// bitcruncher_dp
module bitcruncher_dp(
    input         clk,
    input         rst_n,
    input  [21:0] ctrl,             
    input  [15:0] MBR_in_memory,
    output [7:0]  MAR_out_memory,
    output [15:0] MBR_out_memory,
    output [7:0]  IR_out,
    output [3:0]  ALUflags
    );
    wire [21:0] Control_Signals = ctrl;
    wire [15:0] MBR_out;
    wire [15:0] BR_out;
    wire [15:0] ALU_out;
    wire [7:0]  PC_out;
    MAR u_MAR(
    .clk     ( clk     ),
    .rst_n   ( rst_n   ),
    .C5      ( Control_Signals[5]  ),
    .C10     ( Control_Signals[10] ),
    .MBR_out ( MBR_out ),
    .PC_out  ( PC_out  ),
    .MAR_out_memory ( MAR_out_memory )
    );
    MBR u_MBR(
    .clk           ( clk           ),
    .rst_n         ( rst_n         ),
    .C3            ( Control_Signals[3]  ),
    .C11           ( Control_Signals[11] ),
    .C12           ( Control_Signals[12] ),
    .ALU_out       ( ALU_out       ),
    .MBR_in_memory ( MBR_in_memory ),
    .MBR_out       ( MBR_out       ),
    .MBR_out_memory ( MBR_out_memory )
    );
    ALU_ACC u_ALU_ACC(
    .clk     ( clk     ),
    .rst_n   ( rst_n   ),
    .C8      ( Control_Signals[8]  ),
    .C9      ( Control_Signals[9]  ),
    .C13     ( Control_Signals[13] ),
  ...
export LEC_CHECK = 0
export CAP_MARGIN = 20
export CORE_MARGIN = 8
export CORE_UTILIZATION = 40
export CTS_CLUSTER_DIAMETER = 336
export SLEW_MARGIN = 40
export TNS_END_PERCENT = 85
create_clock -name core_clock -period 40.0 [get_ports {clk}]
run.sh (not shown) runs the stock make flow with config.mk's settings and CLKGATE_MAP_FILE=.
The starting point finished clean.
Next try:
CORE_MARGIN = 2   (was 8)
CORE_UTILIZATION = 72   (was 40)
CTS_CLUSTER_DIAMETER = not set   (was 336)
PLACE_DENSITY_LB_ADDON = 0.01   (was not set)
SLEW_MARGIN = 20   (was 40)
TNS_END_PERCENT = not set   (was 85)
clock period = 26.0 ns   (was 40.0 ns; I/O delays follow)
After rerunning: Now the flow did not get past global routing. Area after synthesis does not change. Die size goes down by 49%. Synthesized cell count does not change.
Next try:
CORE_UTILIZATION = 40   (was 72)
PLACE_DENSITY_LB_ADDON = not set   (was 0.01)
clock period = 40.0 ns   (was 26.0 ns; I/O delays follow)
- Now the flow finished clean
- synthesized cell count stays the same
- die area grows by 78%
- synthesized area stays the same
Next try:
ABC_AREA = 1   (was not set)
CORE_UTILIZATION = 72   (was 40)
PLACE_DENSITY_LB_ADDON = 0.01   (was not set)
TNS_END_PERCENT = 5   (was not set)
clock period = 27.0 ns   (was 40.0 ns; I/O delays follow)
After rerunning:
- die size decreases by 41%
- wire length decreases by 1.2%
- cell area increases by 3.6%
- core utilization increases by 35 points
- worst setup slack is worse by 3.6 ns
- cell count increases by 6.7%
- global-route usage increases by 18 points
Next try:
CTS_CLUSTER_DIAMETER = 357   (was not set)
clock period = 22.4 ns   (was 27.0 ns; I/O delays follow)
What happened: With this change the flow never finished: it broke off in global routing on GRT-0232; die size does not change; synthesized cell count is unchanged; area after synthesis does not change.


The RTL this note starts from:
==> flow/design.v <==
`timescale 1ns / 1ps
module ALU_ACC(
    input         clk,
    input         rst_n,
    input         C8,     
    input         C9,     
    input         C13,    
    input         C15,    
    input         C16,    
    input         C17,    
    input         C18,    
    input         C19,    
    input         C20,    
    input         C21,    
    input  [15:0] BR_out,
    output [15:0] ALU_out,
    output reg [3:0] ALUflags  
    );
    reg [15:0] ACC;
    assign ALU_out = ACC;
    wire signed [15:0] sACC = ACC;
    wire signed [15:0] sBR  = BR_out;
    wire signed [31:0] prod = sACC * sBR;
    wire [16:0] sum  = {1'b0, ACC} + {1'b0, BR_out};
    wire [16:0] diff = {1'b0, ACC} - {1'b0, BR_out};
    wire [15:0] quot = (BR_out == 16'b0) ? 16'hFFFF : ACC / BR_out;
    reg  [15:0] res;
    always @(*) begin
        if (C17)      res = ACC >> 1;
        else if (C18) res = ACC << 1;
        else if (C19) res = ACC & BR_out;
        else if (C20) res = ACC | BR_out;
        else          res = ~ACC;
    end
    always @(posedge clk or negedge rst_n) begin
        if (!rst_n) begin
            ACC      <= 16'b0;
            ALUflags <= 4'b0;
        end
        else begin
            if (C8) begin
                ACC      <= 16'b0;
                ALUflags <= {1'b1, 3'b0};
            end
            else if (C9) begin
                ACC <= sum[15:0];
                ALUflags[3] <= (sum[15:0] == 16'b0);
                ALUflags[2] <= sum[16];
                ALUflags[1] <= (ACC[15] == BR_out[15]) && (sum[15] != ACC[15]);
                ALUflags[0] <= sum[15];
            end
            else if (C13) begin
                ACC <= diff[15:0];
                ALUflags[3] <= (diff[15:0] == 16'b0);
                ALUflags[2] <= (ACC < BR_out);
                ALUflags[1] <= (ACC[15] != BR_out[15]) && (diff[15] != ACC[15]);
                ALUflags[0] <= diff[15];
            end
            else if (C15) begin
                ACC <= prod[15:0];
                ALUflags[3] <= (prod[15:0] == 16'b0);
                ALUflags[2] <= 1'b0;
                ALUflags[1] <= (prod[31:16] != {16{prod[15]}});
                ALUflags[0] <= prod[15];
            end
            else if (C16) begin
                ACC <= quot;
                ALUflags[3] <= (quot == 16'b0);
                ALUflags[2] <= 1'b0;
                ALUflags[1] <= 1'b0;
                ALUflags[0] <= quot[15];
            end
            else if (C17 | C18 | C19 | C20 | C21) begin
                ACC <= res;
                ALUflags[3] <= (res == 16'b0);
                ALUflags[2] <= 1'b0;
                ALUflags[1] <= 1'b0;
                ALUflags[0] <= res[15];
            end
        end
    end
endmodule
`timescale 1ns / 1ps
    module BR(
    input clk,
    input rst_n,
    input C7,
    input [15:0] MBR_out,
    output [15:0] BR_out
    );
    reg [15:0] BRr;
    assign BR_out = BRr;
    always@(posedge clk or negedge rst_n) begin
        if(!rst_n) begin
            BRr <= 16'b0;
        end
        else begin
            if(C7) begin
                BRr <= MBR_out;  
            end
            else begin
                BRr <= BRr;
            end
        end
    end
endmodule
`timescale 1ns / 1ps
module IR(
    input clk,
    input rst_n,
    input C4,
    input [15:0] MBR_out,
    output [7:0] IR_out
    );
    reg [7:0] IRr;
    assign IR_out = IRr;
    always@(posedge clk or negedge rst_n) begin
        if(!rst_n) begin
            IRr <= 8'b0;
        end
        else begin
            if(C4) begin
                IRr <= MBR_out[15:8];
            end
            else begin
                IRr <= IRr;
            end
        end
    end
endmodule
`timescale 1ns / 1ps
module MAR(
    input clk,
    input rst_n,
    input C5,
    input C10,
    input [15:0] MBR_out,
    input [7:0] PC_out,
    output [7:0] MAR_out_memory
    );
    reg [7:0] MARr;
    assign MAR_out_memory = MARr;
    always@(posedge clk or negedge rst_n) begin
        if(!rst_n) begin
            MARr <= 8'b0;
        end
        else begin
            if(C5) begin
                MARr <= MBR_out[7:0];
            end
            else if(C10) begin
                MARr <= PC_out;
            end
            else begin
                MARr <= MARr;
            end
        end
    end
endmodule
`timescale 1ns / 1ps
module MBR(
    input clk,
    input rst_n,
    input C3,
    input C11,
    input C12,
    input [15:0] ALU_out,
    input [15:0] MBR_in_memory,
    output [15:0] MBR_out,
    output reg [15:0] MBR_out_memory
    );
    reg [15:0] MBRr;
    assign MBR_out = MBRr;
    always@(posedge clk or negedge rst_n) begin
        if(!rst_n) begin
            MBRr <= 16'b0;
        end
        else begin
            if(C3) begin
                MBRr <= MBR_in_memory;
            end
            else if(C12) begin
                MBRr <= ALU_out;
            end
            else begin
                MBRr <= MBRr;
            end
            if(C11) begin
                MBR_out_memory <= MBRr;
            end
        end
    end
endmodule
`timescale 1ns / 1ps
module PC(
    input clk,
    input rst_n,
    input C6,
    input C14,
    input [15:0] MBR_out,
    output [7:0] PC_out
    );
    reg [7:0] PCr;
    assign PC_out = PCr;
    always@(posedge clk or negedge rst_n) begin
        if(!rst_n) begin
            PCr <= 8'b0;
        end
        else begin
            if(C14) begin
                PCr <= MBR_out[15:8];  
            end
            else if(C6) begin
                PCr <= PCr + 1'b1;  
            end
            else begin
                PCr <= PCr;
            end
        end
    end
endmodule
`timescale 1ns / 1ps
module bitcruncher_dp(
    input         clk,
    input         rst_n,
    input  [21:0] ctrl,             
    input  [15:0] MBR_in_memory,
    output [7:0]  MAR_out_memory,
    output [15:0] MBR_out_memory,
    output [7:0]  IR_out,
    output [3:0]  ALUflags
    );
    wire [21:0] Control_Signals = ctrl;
    wire [15:0] MBR_out;
    wire [15:0] BR_out;
    wire [15:0] ALU_out;
    wire [7:0]  PC_out;
    MAR u_MAR(
    .clk     ( clk     ),
    .rst_n   ( rst_n   ),
    .C5      ( Control_Signals[5]  ),
    .C10     ( Control_Signals[10] ),
    .MBR_out ( MBR_out ),
    .PC_out  ( PC_out  ),
    .MAR_out_memory ( MAR_out_memory )
    );
    MBR u_MBR(
    .clk           ( clk           ),
    .rst_n         ( rst_n         ),
    .C3            ( Control_Signals[3]  ),
    .C11           ( Control_Signals[11] ),
    .C12           ( Control_Signals[12] ),
    .ALU_out       ( ALU_out       ),
    .MBR_in_memory ( MBR_in_memory ),
    .MBR_out       ( MBR_out       ),
    .MBR_out_memory ( MBR_out_memory )
    );
    ALU_ACC u_ALU_ACC(
    .clk     ( clk     ),
    .rst_n   ( rst_n   ),
    .C8      ( Control_Signals[8]  ),
    .C9      ( Control_Signals[9]  ),
    .C13     ( Control_Signals[13] ),
    .C15     ( Control_Signals[15] ),
    .C16     ( Control_Signals[16] ),
    .C17     ( Control_Signals[17] ),
    .C18     ( Control_Signals[18] ),
    .C19     ( Control_Signals[19] ),
    .C20     ( Control_Signals[20] ),
    .C21     ( Control_Signals[21] ),
    .BR_out  ( BR_out  ),
    .ALU_out ( ALU_out ),
    .ALUflags ( ALUflags )
    );
    PC u_PC(
    .clk     ( clk     ),
    .rst_n   ( rst_n   ),
    .C6      ( Control_Signals[6]  ),
    .C14     ( Control_Signals[14] ),
    .MBR_out ( MBR_out ),
    .PC_out  ( PC_out  )
    );
    IR u_IR(
    .clk     ( clk     ),
    .rst_n   ( rst_n   ),
    .C4      ( Control_Signals[4] ),
    .MBR_out ( MBR_out ),
    .IR_out  ( IR_out  )
    );
    BR u_BR(
    .clk     ( clk     ),
    .rst_n   ( rst_n   ),
    .C7      ( Control_Signals[7] ),
    .MBR_out ( MBR_out ),
    .BR_out  ( BR_out  )
    );
endmodule
make LEC_CHECK=0 CAP_MARGIN=20 CELL_PAD_IN_SITES_DETAIL_PLACEMENT=0 CELL_PAD_IN_SITES_GLOBAL_PLACEMENT=1 CORE_MARGIN=10 CORE_UTILIZATION=27 CTS_CLUSTER_DIAMETER=325 GPL_ROUTABILITY_DRIVEN=0 GPL_TIMING_DRIVEN=0 MAX_ROUTING_LAYER=met4 MIN_ROUTING_LAYER=met1 PLACE_DENSITY_LB_ADDON=0.2 SLEW_MARGIN=25 finish   # period 32.0 ns
The starting point ran to the end with no violations.
Change:
CELL_PAD_IN_SITES_DETAIL_PLACEMENT = not set   (was 0)
CELL_PAD_IN_SITES_GLOBAL_PLACEMENT = not set   (was 1)
CORE_MARGIN = 2   (was 10)
CORE_UTILIZATION = 40   (was 27)
CTS_CLUSTER_DIAMETER = not set   (was 325)
GPL_ROUTABILITY_DRIVEN = not set   (was 0)
GPL_TIMING_DRIVEN = not set   (was 0)
MAX_ROUTING_LAYER = not set   (was met4)
MIN_ROUTING_LAYER = not set   (was met1)
PLACE_DENSITY_LB_ADDON = not set   (was 0.2)
SLEW_MARGIN = 20   (was 25)
clock period = 35.5 ns   (was 32.0 ns; I/O delays follow)
What happened: The changed run completed without violations. Via count decreases by 2.8%. Die area decreases by 39%. Register-to-register slack is better by 0.79 ns.
